==> inputs of trial 12 <==
Design ex2_1, start of the top module:
module ex2_1 (
	      input 		 clk, rst, validi,
	      input [31:0] 	 data_in,
	      output logic 	 valido, 
	      output logic [31:0] data_out
	      );
Settings: LEC_CHECK=0, ABC_AREA=1, CAP_MARGIN=20, CORE_MARGIN=2, CORE_UTILIZATION=72, CTS_CLUSTER_DIAMETER=119, CTS_CLUSTER_SIZE=94, SETUP_SLACK_MARGIN=0.81, SLEW_MARGIN=40; clock period 2.85 ns.
run.sh (not shown) runs the stock make flow with config.mk's settings and CLKGATE_MAP_FILE=.
==> build 5 (differences from trial 12) <==
==> flow/config.mk (replaced) <==
export PLATFORM = sky130hd
export DESIGN_NAME = ex2_1
export DESIGN_NICKNAME = ex2_1
export VERILOG_FILES = /design/flow/design.v
export SDC_FILE = /design/flow/constraint.sdc
export NUM_CORES = 4
export LEC_CHECK = 0
export CAP_MARGIN = 20
export CORE_MARGIN = 2
export CORE_UTILIZATION = 66
export SLEW_MARGIN = 20
==> flow/constraint.sdc (replaced) <==
create_clock -name core_clock -period 13.6 [get_ports {clk}]
set_input_delay 2.7200 -clock core_clock [delete_from_list [all_inputs] [get_ports {clk}]]
set_output_delay 2.7200 -clock core_clock [all_outputs]
set_load 0.01 [all_outputs]
==> trial 60 (differences from trial 12) <==
==> flow/config.mk (replaced) <==
export PLATFORM = sky130hd
export DESIGN_NAME = ex2_1
export DESIGN_NICKNAME = ex2_1
export VERILOG_FILES = /design/flow/design.v
export SDC_FILE = /design/flow/constraint.sdc
export NUM_CORES = 4
export LEC_CHECK = 0
export CAP_MARGIN = 20
export CORE_MARGIN = 2
export CORE_UTILIZATION = 66
export MAX_ROUTING_LAYER = met4
export SLEW_MARGIN = 20
export TNS_END_PERCENT = 5
==> flow/constraint.sdc (replaced) <==
create_clock -name core_clock -period 8.94 [get_ports {clk}]
set_input_delay 1.7880 -clock core_clock [delete_from_list [all_inputs] [get_ports {clk}]]
set_output_delay 1.7880 -clock core_clock [all_outputs]
set_load 0.01 [all_outputs]
==> trial 78 (differences from trial 12) <==
==> flow/config.mk (replaced) <==
export PLATFORM = sky130hd
export DESIGN_NAME = ex2_1
export DESIGN_NICKNAME = ex2_1
export VERILOG_FILES = /design/flow/design.v
export SDC_FILE = /design/flow/constraint.sdc
export NUM_CORES = 4
export LEC_CHECK = 0
export CAP_MARGIN = 20
export CORE_MARGIN = 2
export CORE_UTILIZATION = 40
export SLEW_MARGIN = 20
==> flow/constraint.sdc (replaced) <==
create_clock -name core_clock -period 9.8 [get_ports {clk}]
set_input_delay 1.9600 -clock core_clock [delete_from_list [all_inputs] [get_ports {clk}]]
set_output_delay 1.9600 -clock core_clock [all_outputs]
set_load 0.01 [all_outputs]
==> comparison <==
Trial 60 finished with setup timing left. Build 5 ran to the end with no violations. Trial 78 produced a clean layout. Trial 12 did not get past 5_1_grt (GRT-0232). Setup slack, highest first: build 5, trial 78, trial 60. Against build 5, the first-iteration DRC count of trial 60 is higher by about 13%. Register-to-register slack: build 5 > trial 78 > trial 60. The lowest critical path depth belongs to trial 78, the highest to trial 60. Wire length, lowest first: build 5, trial 60, trial 78. Between trial 12 and trial 78, the lower area after synthesis is in trial 12 (gap about 0.7%, measured against trial 78). Of trial 60 and trial 78, trial 60 has the higher clock skew (gap 0.0024 ns). Flip-flop count is the same in build 5 and trial 60. Against trial 78, the sequential share of layout area of build 5 is higher by 0.39 points.

==> cedar: inputs <==
==> flow/design.v <==
module ex2_1 (
	      input 		 clk, rst, validi,
	      input [31:0] 	 data_in,
	      output logic 	 valido, 
	      output logic [31:0] data_out
	      );
   enum 			 {S0, S1, S2} state, next;
   logic [31:0]  		 a1, a2, a3;
   logic [31:0]			 counter;
   always_ff @(posedge clk or posedge rst) begin
      if (rst) begin
	 data_out <= 32'b0;
	 valido <= 1'b0;
	 state = S0;
	 counter = 0;
	 a1 = 0;
	 a2 = 0;
	 a3 = 0;
      end
      else begin
	 case (state)
	   S0: begin
	      if (validi) 
		  	begin
		  		a1 = data_in;
		  		a2 += data_in;
		  		a3 *= data_in;
		  		data_out <= a2;
		 		if(counter > 2 && (counter % 3 == 0)) 
					begin
	 	 				valido <= 1'b1;
		 			end
		 		next = S1;
		 		counter += 1;
		  	end
		  else 
		  	begin
		 		next = S0;
		 		counter = 0;
				valido <= 1'b0;
	      	end
	   end
	   S1: begin
	      if (validi) 
		  	begin
		 		a1 *= data_in;
		 		a2 = data_in;
		 		a3 += data_in;
		 		data_out <= a3;
		 		if(counter > 2 && (counter % 3 == 1)) 
					begin
	 	 				valido <= 1'b1;
		 			end
		 		next = S2;
		 		counter += 1;
			end	      
		  else 
		  	begin
				next = S0;
				counter = 0;
				valido <= 1'b0;
		  	end
	   end
	   S2: begin
	      if (validi) 
		  	begin
		 		a1 += data_in;
		 		a2 *= data_in;
		 		a3 = data_in;
		 		data_out <= a1;
		 		if(counter % 3 == 2) 
					begin
		 				valido <= 1'b1;
		  			end
	      		next = S0;
		  		counter += 1;
			end
		  else 
		  	begin
				next = S0;
		 		counter = 0;
				valido <= 1'b0;
			end
	   end
	 endcase
	 state = next;
      end
   end
endmodule
==> flow/run.sh <==
#!/bin/bash
# the make line also repeats each setting of config.mk as NAME=value (left out here)
make -C /OpenROAD-flow-scripts/flow DESIGN_CONFIG=/design/flow/config.mk WORK_HOME=/design/flow/orfs CLKGATE_MAP_FILE= finish
==> flow/config.mk <==
export PLATFORM = sky130hd
export DESIGN_NAME = ex2_1
export DESIGN_NICKNAME = ex2_1
export VERILOG_FILES = /design/flow/design.v
export SDC_FILE = /design/flow/constraint.sdc
export NUM_CORES = 4
export LEC_CHECK = 0
export CAP_MARGIN = 20
export CORE_MARGIN = 2
export CORE_UTILIZATION = 72
export CTS_CLUSTER_DIAMETER = 119
export CTS_CLUSTER_SIZE = 10
export PLACE_DENSITY_LB_ADDON = 0.0
export SETUP_SLACK_MARGIN = 0.81
export SLEW_MARGIN = 40
==> flow/constraint.sdc <==
create_clock -name core_clock -period 2.85 [get_ports {clk}]
set_input_delay 0.5700 -clock core_clock [delete_from_list [all_inputs] [get_ports {clk}]]
set_output_delay 0.5700 -clock core_clock [all_outputs]
set_load 0.01 [all_outputs]
==> garnet: changes against cedar <==
- CAP_MARGIN: 20 -> 15
- CORE_UTILIZATION: 72 -> 71
- CTS_CLUSTER_DIAMETER: 119 -> not set
- CTS_CLUSTER_SIZE: 10 -> not set
- HOLD_SLACK_MARGIN: not set -> -0.09
- PLACE_DENSITY_LB_ADDON: 0.0 -> not set
- SETUP_SLACK_MARGIN: 0.81 -> -0.59
- SLEW_MARGIN: 40 -> 20
==> flow/constraint.sdc (replaced) <==
create_clock -name core_clock -period 7.69 [get_ports {clk}]
set_input_delay 1.5380 -clock core_clock [delete_from_list [all_inputs] [get_ports {clk}]]
set_output_delay 1.5380 -clock core_clock [all_outputs]
set_load 0.01 [all_outputs]
==> fjord: changes against cedar <==
- CORE_UTILIZATION: 72 -> 14
- CTS_CLUSTER_DIAMETER: 119 -> not set
- CTS_CLUSTER_SIZE: 10 -> not set
- PLACE_DENSITY_LB_ADDON: 0.0 -> not set
- SETUP_SLACK_MARGIN: 0.81 -> not set
- SLEW_MARGIN: 40 -> 20
==> flow/constraint.sdc (replaced) <==
create_clock -name core_clock -period 13.6 [get_ports {clk}]
set_input_delay 2.7200 -clock core_clock [delete_from_list [all_inputs] [get_ports {clk}]]
set_output_delay 2.7200 -clock core_clock [all_outputs]
set_load 0.01 [all_outputs]
==> qor.csv <==
metric,value,unit
status,aborted with a tool error,
Last stage,global routing (5_1_grt),
Run Error,[ERROR GRT-0232] Routing congestion too high. Check the congestion heatmap in the GUI.,
chip area,86200,µm²
row cnt,106,
Placer Congestion,1.03,
met3 usage,0.733,
dpl cell area,69900,µm²
Post-CTS Setup Inserts,180,
Init Core Util,0.725,
placed cell count,9010,
die height,294,µm
total track usage,0.831,
CTS resizes,538,
pre-CTS WS,-6190,ps
The numbers above come from cedar.

==> qor.csv <==
metric,value,unit
row cnt,241,
met3 usage,0.0220,
Init Core Util,0.140,
placed cell count,12719,
Post-CTS Setup Inserts,0,
total track usage,0.0951,
chip area,436000,µm²
CTS resizes,0,
die height,661,µm
status,finished clean,
dpl cell area,67400,µm²
The numbers above come from fjord.

==> qor.csv <==
metric,value,unit
status,finished with violations,
dpl cell area,66900,µm²
Max-area cell share,0.407,
Fail Reasons,setup timing,
met3 usage,0.148,
final setup fails,46,
inverters,1567,
setup ws final,-1500,ps
Placer Congestion,1.02,
Init Core Util,0.719,
Post-CTS Setup Inserts,76,
total track usage,0.488,
The numbers above come from garnet.


==> inputs of build 29 <==
RTL: the design.v shown in full above, as it stands there.
Settings: LEC_CHECK=0, CAP_MARGIN=20, CELL_PAD_IN_SITES_GLOBAL_PLACEMENT=0, CORE_ASPECT_RATIO=1.04, CORE_MARGIN=2, CORE_UTILIZATION=72, CTS_CLUSTER_DIAMETER=77, HOLD_SLACK_MARGIN=-0.05, MIN_ROUTING_LAYER=met1, PLACE_DENSITY_LB_ADDON=0.15, SETUP_SLACK_MARGIN=-0.57, SLEW_MARGIN=20, TNS_END_PERCENT=85; clock period 7.47 ns.
==> inputs of trial 72, as changes to build 29 <==
CELL_PAD_IN_SITES_GLOBAL_PLACEMENT = unset   (was 0)
CORE_ASPECT_RATIO = unset   (was 1.04)
CORE_UTILIZATION = 62   (was 72)
CTS_CLUSTER_DIAMETER = unset   (was 77)
HOLD_SLACK_MARGIN = unset   (was -0.05)
MIN_ROUTING_LAYER = unset   (was met1)
PLACE_DENSITY_LB_ADDON = unset   (was 0.15)
SETUP_SLACK_MARGIN = unset   (was -0.57)
TNS_END_PERCENT = unset   (was 85)
==> flow/constraint.sdc (replaced) <==
create_clock -name core_clock -period 12.9 [get_ports {clk}]
set_input_delay 2.5800 -clock core_clock [delete_from_list [all_inputs] [get_ports {clk}]]
set_output_delay 2.5800 -clock core_clock [all_outputs]
set_load 0.01 [all_outputs]
==> inputs of trial 54, as changes to build 29 <==
CELL_PAD_IN_SITES_GLOBAL_PLACEMENT = unset   (was 0)
CORE_ASPECT_RATIO = unset   (was 1.04)
CORE_UTILIZATION = 40   (was 72)
CTS_CLUSTER_DIAMETER = unset   (was 77)
HOLD_SLACK_MARGIN = unset   (was -0.05)
MIN_ROUTING_LAYER = unset   (was met1)
PLACE_DENSITY_LB_ADDON = unset   (was 0.15)
SETUP_SLACK_MARGIN = unset   (was -0.57)
TNS_END_PERCENT = unset   (was 85)
==> flow/constraint.sdc (replaced) <==
create_clock -name core_clock -period 17.0 [get_ports {clk}]
set_input_delay 3.4000 -clock core_clock [delete_from_list [all_inputs] [get_ports {clk}]]
set_output_delay 3.4000 -clock core_clock [all_outputs]
set_load 0.01 [all_outputs]
==> results <==
quantity                                                           trial 72                    build 29            trial 54
Status                                             timing/DRC/antenna clean  complete, but fails checks  timing/DRC/antenna clean
Layout check failures                                                     -        negative setup slack                   -
Number of resized instances in the post-cts repair step                   0                         306                   0
Wire length reported by the detailed router                       188000 µm                   223000 µm           190000 µm
Count of final setup violators                                            0                          49                   0
Worst-case headroom to the max-slew limit                             0.298                       0.125               0.252
Total non-filler cell area in the finished layout                 62500 µm²                   71400 µm²           63300 µm²
Setup slack of the worst register-to-register path                  2.71 ns                    -1.47 ns             6.86 ns
Area added between synthesis and finish                               3.56%                       18.2%               4.90%
Length of routed met3 wiring                                       19800 µm                    33000 µm            18000 µm
OpenROAD warning count                                                   37                          38                  32
Global routing usage on met2                                          0.609                       0.769               0.413
Total GRT Usage                                                       0.394                       0.505               0.255
Combinational fraction of the cell area                               0.780                       0.715               0.770
Unrepaired setup endpoints after global routing                       false                        true               false
Reg-to-reg endpoint                                      a2[29]$_DFFE_PP0P_          valido$_DFFE_PP0P_  a2[31]$_DFFE_PP0P_
M1 wire length                                                     75600 µm                    72400 µm            78600 µm
First-pass iteration count of the detailed router                         6                           8                   6
Maximum fanout along the worst path                                      40                           3                  32
Horizontal die size                                                  316 µm                      288 µm              392 µm
Seq. cell area                                                     4130 µm²                    4120 µm²            4120 µm²
